==> flow/design.v (excerpt) <==
module cpu(clock, reset, instruction, read_data, memory_control, PC, ALU_result, write_data);
clock: 11.0 ns
lec_check: 0
cap_margin: 0
cell_pad_in_sites_detail_placement: 1
core_margin: 2
core_utilization: 40
cts_cluster_diameter: 347
gpl_routability_driven: 1
max_routing_layer: met4
setup_slack_margin: 2.84
slew_margin: 15
run.sh (not shown) runs the stock make flow with config.mk's settings and CLKGATE_MAP_FILE=.
Change:
Settings changed: ABC_AREA set to 1, CORE_UTILIZATION 40 to 62, CTS_CLUSTER_DIAMETER 347 to 132, SETUP_SLACK_MARGIN 2.84 to 3.07, SLEW_MARGIN 15 to 30.
Clock period 11.0 ns to 14.7 ns, I/O delays scaled along.
With this change the flow aborted during clock tree synthesis, error DPL-0033.
Area after synthesis climbs by about 2.8%.
Synthesized cell count climbs by 70%.
Die size drops by 33%.

---

## north
Starting RTL as in the previous note.
clock: 5.29 ns
lec_check: 0
cap_margin: 0
cell_pad_in_sites_detail_placement: 0
core_margin: 2
core_utilization: 72
cts_cluster_diameter: 394
cts_cluster_size: 29
gpl_timing_driven: 1
max_routing_layer: met4
place_density: 0.35
setup_slack_margin: 1.56
slew_margin: 15
tns_end_percent: 15
north did not finish; a tool error ended it in 5_1_grt.
Input changes introduced in south (baseline for comparison: north):
Settings: PLACE_DENSITY_LB_ADDON now 0.16, previously not set; CTS_CLUSTER_DIAMETER no longer set, was 394; CORE_UTILIZATION now 58, was 72; CAP_MARGIN now 20, was 0; PLACE_DENSITY no longer set, was 0.35; CTS_CLUSTER_SIZE now 59, was 29; SETUP_SLACK_MARGIN now -0.48, was 1.56; SLEW_MARGIN now 20, was 15; the clock period (ns, I/O delays scaled along) now 6.09, was 5.29.
- The flow for south finished, though final verification flagged setup timing.
- Between north and south, the initial standard-cell utilization of the core is higher for north.
- Core area in south is 24% above north.
- From north to south the numbers moved as follows: post-DP HPWL down 13%, total setup buffers inserted after CTS moved down.
- south vs north: clock buffer count from CTS up by more than 100%
- | post-place setup slack | south vs north | better |
- Relative to north, routability-driven placement congestion ratio has decreased by 9.6% in south.
Input-level comparison between east and south:
Settings: changing CTS_CLUSTER_SIZE from 59 to 29; changing CELL_PAD_IN_SITES_DETAIL_PLACEMENT from 0 to 1; changing PLACE_DENSITY_LB_ADDON from 0.16 to 0.28; changing CAP_MARGIN from 20 to 35; changing SLEW_MARGIN from 20 to 15; removing SETUP_SLACK_MARGIN (formerly -0.48); changing CORE_UTILIZATION from 58 to 62.
## What came out
- Layout checks on south: not met. Flow itself completed; violations: setup timing.
- east never completed, since it errored out during 3_5_place_dp.
- Summary of east over south: number of rows in the core area fell 4, fraction of synthesized cell area in xor and xnor cells about even.
- east: die outline width 3.2% below south
- Total die area: east lower than south
- Of east and south, south shows the lower floorplan utilization, with east above it.
## Diff of input files: west against east
Settings: putting ABC_AREA at 1 where nothing was set; putting CORE_ASPECT_RATIO at 1.46 where nothing was set; swapping 62 for 45 in CORE_UTILIZATION.
--- outcome ---
- Side by side, average footprint of a synthesized cell turned out lower in west than in east.
- west: it failed with a tool error in 5_1_grt, so there are no final results.
- Number of nets produced by synthesis (west vs. east) increases by more than half
- east has a higher number of library cell types mapped by synthesis than west.
- In west relative to east, number of rows created at floorplan had gone up by more than a quarter.
- Between west and east, the difference in adder-cell area share of the yosys netlist is negligible.
- What east reported for cell count listed in synth_stat.txt has to be multiplied by 1.7 to get the figure for west.
- Floorplan die width sits lower in west than in east.
- [compare] base=east new=west: xor and xnor fraction of the mapped netlist area neither gained nor lost much, floorplan utilization moved down.
- On synthesis area per yosys: west sits above east.
- | total standard cell area after synthesis | lower: east |

---

cpu again, from the RTL that the note above started with.
// cpu
module cpu(clock, reset, instruction, read_data, memory_control, PC, ALU_result, write_data);
Settings: LEC_CHECK=0, CAP_MARGIN=20, CORE_MARGIN=2, CORE_UTILIZATION=72, CTS_CLUSTER_DIAMETER=393, PLACE_DENSITY=0.4, SLEW_MARGIN=20; clock period 3.34 ns.
The starting point did not get past detailed placement with DPL-0033.
Edit:
CORE_UTILIZATION = 60   (was 72)
CTS_CLUSTER_DIAMETER = default   (was 393)
CTS_CLUSTER_SIZE = 50   (was default)
HOLD_SLACK_MARGIN = 0.3   (was default)
PLACE_DENSITY = default   (was 0.4)
SETUP_SLACK_MARGIN = -0.42   (was default)
clock period = 6.34 ns   (was 3.34 ns; I/O delays follow)
After rerunning: This time the run did not get past global routing, error ODB-0269; die area is higher by about a fifth; area after synthesis is unchanged; synthesized cell count stays the same.
Edit:
CORE_ASPECT_RATIO = 0.51   (was default)
CTS_CLUSTER_SIZE = default   (was 50)
HOLD_SLACK_MARGIN = default   (was 0.3)
PLACE_DENSITY_LB_ADDON = 0.05   (was default)
SETUP_SLACK_MARGIN = 1.57   (was -0.42)
TNS_END_PERCENT = 5   (was default)
clock period = 6.09 ns   (was 6.34 ns; I/O delays follow)
=> The new run finished but fails on setup timing. Synthesized area does not change. Die area barely changes. Synthesized cell count is unchanged.

---

Starting RTL as in the previous note.
==> flow/design.v (excerpt) <==
module cpu(clock, reset, instruction, read_data, memory_control, PC, ALU_result, write_data);
clock: 6.09 ns
lec_check: 0
cap_margin: 20
cell_pad_in_sites_detail_placement: 0
core_margin: 2
core_utilization: 58
cts_cluster_size: 29
gpl_timing_driven: 1
max_routing_layer: met4
place_density_lb_addon: 0.17
slew_margin: 20
tns_end_percent: 15
The baseline finished with setup timing left.
Change:
==> flow/config.mk (replaced) <==
export PLATFORM = sky130hd
export DESIGN_NAME = cpu
export DESIGN_NICKNAME = cpu
export VERILOG_FILES = /design/flow/design.v
export SDC_FILE = /design/flow/constraint.sdc
export NUM_CORES = 4
export LEC_CHECK = 0
export CAP_MARGIN = 20
export CORE_MARGIN = 2
export CORE_UTILIZATION = 55
export SLEW_MARGIN = 20
==> flow/constraint.sdc (replaced) <==
create_clock -name core_clock -period 11.0 [get_ports {clock}]
set_input_delay 2.2000 -clock core_clock [delete_from_list [all_inputs] [get_ports {clock}]]
set_output_delay 2.2000 -clock core_clock [all_outputs]
set_load 0.01 [all_outputs]
=>
- With this change the flow finished clean
- first-iteration DRC count came out lower by well over a third
- via count goes down by about a fifth
- setup slack gets better by 2.4 ns
- total power fell by well over a third
- cell count is lower by roughly a tenth
- routed wire length is lower by a quarter to a third
- non-clock buffer count decreases by 946
- clock-buffer cell count rises by 2
- global-route usage went down by 14 points
- clock power goes down by well over a third
Change:
--- a/flow/config.mk
+++ b/flow/config.mk
@@ -9,3 +9,5 @@
 export CORE_MARGIN = 2
-export CORE_UTILIZATION = 55
+export CORE_UTILIZATION = 60
+export CTS_CLUSTER_SIZE = 57
+export SETUP_SLACK_MARGIN = -0.66
 export SLEW_MARGIN = 20
==> flow/constraint.sdc (replaced) <==
create_clock -name core_clock -period 6.61 [get_ports {clock}]
set_input_delay 1.3220 -clock core_clock [delete_from_list [all_inputs] [get_ports {clock}]]
set_output_delay 1.3220 -clock core_clock [all_outputs]
set_load 0.01 [all_outputs]
What happened: The new run failed in global routing (5_1_grt); synthesized cell count stays the same; area after synthesis stays the same; die area decreases by about 8%.
Change:
--- a/flow/config.mk
+++ b/flow/config.mk
@@ -9,5 +9,4 @@
 export CORE_MARGIN = 2
-export CORE_UTILIZATION = 60
-export CTS_CLUSTER_SIZE = 57
-export SETUP_SLACK_MARGIN = -0.66
+export CORE_UTILIZATION = 57
+export SETUP_SLACK_MARGIN = 1.48
 export SLEW_MARGIN = 20
Result:
- With this change the flow completed and failed the layout checks on setup timing
- die size rose by a few percent
- area after synthesis is unchanged
- synthesized cell count does not change
Change:
--- a/flow/config.mk
+++ b/flow/config.mk
@@ -9,4 +9,3 @@
 export CORE_MARGIN = 2
-export CORE_UTILIZATION = 57
-export SETUP_SLACK_MARGIN = 1.48
+export CORE_UTILIZATION = 56
 export SLEW_MARGIN = 20
==> flow/constraint.sdc (replaced) <==
create_clock -name core_clock -period 3.34 [get_ports {clock}]
set_input_delay 0.6680 -clock core_clock [delete_from_list [all_inputs] [get_ports {clock}]]
set_output_delay 0.6680 -clock core_clock [all_outputs]
set_load 0.01 [all_outputs]
The new run completed, yet does not pass: setup timing.
Critical path depth is unchanged.
Core utilization is lower by 1.5 points.
Combinational power is higher by 100%.
Worst hold slack gets worse by 0.33 ns.
Clock power is higher by 100%.
Change:
--- a/flow/config.mk
+++ b/flow/config.mk
@@ -9,3 +9,5 @@
 export CORE_MARGIN = 2
-export CORE_UTILIZATION = 56
+export CORE_UTILIZATION = 57
+export PLACE_DENSITY_LB_ADDON = 0.05
+export SETUP_SLACK_MARGIN = 1.57
 export SLEW_MARGIN = 20
==> flow/constraint.sdc (replaced) <==
create_clock -name core_clock -period 6.09 [get_ports {clock}]
set_input_delay 1.2180 -clock core_clock [delete_from_list [all_inputs] [get_ports {clock}]]
set_output_delay 1.2180 -clock core_clock [all_outputs]
set_load 0.01 [all_outputs]
Effect: The new run finished but fails on setup timing; power is lower by 45%; clock-buffer cell count fell by 3; non-clock buffer count shrinks by 24; register-to-register slack is better by 2.6 ns; cell area barely changes; global-route usage rose by 1.1 points; wire length goes down by 0.93%; critical path depth went up by 7; clock power decreases by 45%; die size is lower by 1.7%; cell count goes down by 0.49%.

---

Setup of run A:
Starting RTL as in the previous note.
==> flow/config.mk <==
export PLATFORM = sky130hd
export DESIGN_NAME = cpu
export DESIGN_NICKNAME = cpu
export VERILOG_FILES = /design/flow/design.v
export SDC_FILE = /design/flow/constraint.sdc
export NUM_CORES = 4
export LEC_CHECK = 0
export CAP_MARGIN = 20
export CORE_MARGIN = 2
export CORE_UTILIZATION = 57
export CTS_CLUSTER_SIZE = 50
export SLEW_MARGIN = 20
==> flow/constraint.sdc <==
create_clock -name core_clock -period 6.34 [get_ports {clock}]
set_input_delay 1.2680 -clock core_clock [delete_from_list [all_inputs] [get_ports {clock}]]
set_output_delay 1.2680 -clock core_clock [all_outputs]
set_load 0.01 [all_outputs]
Run A completed end to end; final checks failed (setup timing).
#### Input delta (run B over run A)
- PLACE_DENSITY_LB_ADDON: unset -> 0.06
- CTS_CLUSTER_SIZE: 50 -> 29
- GPL_TIMING_DRIVEN: unset -> 1
- CORE_UTILIZATION: 57 -> 58
- TNS_END_PERCENT: unset -> 15
- CELL_PAD_IN_SITES_DETAIL_PLACEMENT: unset -> 0
- MAX_ROUTING_LAYER: unset -> met4
- the clock period (ns, I/O delays scaled along): 6.34 -> 6.09
==> results <==
Run status, run B: aborted in global routing (5_1_grt), error ODB-0269. Re initial standard-cell utilization of the core: run A was lower than run B. Of run B and run A, the run reporting the lower vertical die size was run B. As far as area figure in the yosys stat output goes, run A and run B are indistinguishable; the numbers are identical. Routability-driven placement congestion ratio, run B vs run A: down slightly. Re number of gates resized after cts: run B is 42% down on run A. When run B is set beside run A, its die size turns out to be 1.7% smaller. Of run B and run A, the lower placed instance count belongs to run B. Run B vs. run A: post-CTS setup repair buffer count went down by 48%. Comparing run B and run A, the higher worst slack after detailed placement is on run B.
Changes in run C relative to run B:
- removing PLACE_DENSITY_LB_ADDON (formerly 0.06)
- removing CTS_CLUSTER_SIZE (formerly 29)
- removing TNS_END_PERCENT (formerly 15)
- removing MAX_ROUTING_LAYER (formerly met4)
- removing CELL_PAD_IN_SITES_DETAIL_PLACEMENT (formerly 0)
- removing GPL_TIMING_DRIVEN (formerly 1)
- changing CORE_UTILIZATION from 58 to 40
- changing the clock period (ns, I/O delays scaled along) from 6.09 to 11.0
Notes after the runs:
Run C: flow completed, timing, DRC and antenna clean
Taking run B as the reference, in run C core area has increased, number of gates given a new drive strength after cts has decreased, synthesized-area fraction occupied by adder cells has remained practically unchanged.
The starting density of the core in run C sits 18 points below the value recorded for run B.
Run C ends up with a weighted congestion at the end of routability-driven global placement that is 2.1% lower than in run B.
### run C -> run D
- setting SETUP_SLACK_MARGIN to 1.25 for the first time
- changing CORE_UTILIZATION from 40 to 57
- changing the clock period (ns, I/O delays scaled along) from 11.0 to 6.38
==> comparison <==
Although it ran to completion, run D produced a layout that fails the final checks because of setup timing.
On reported leakage power, run C beats run D.
From run C to run D the numbers moved as follows: post-layout instance area has increased; worst hold slack has increased; final wirelength has increased; power share of the sequential group has decreased; max-slew headroom at the worst pin has increased.
In the tables for run C and run D, sequential share of layout area reads higher with run C.
Going from run C to run D, the global-route usage was found to have gone up by 19 points.
Power and IR drop assume default switching activity.
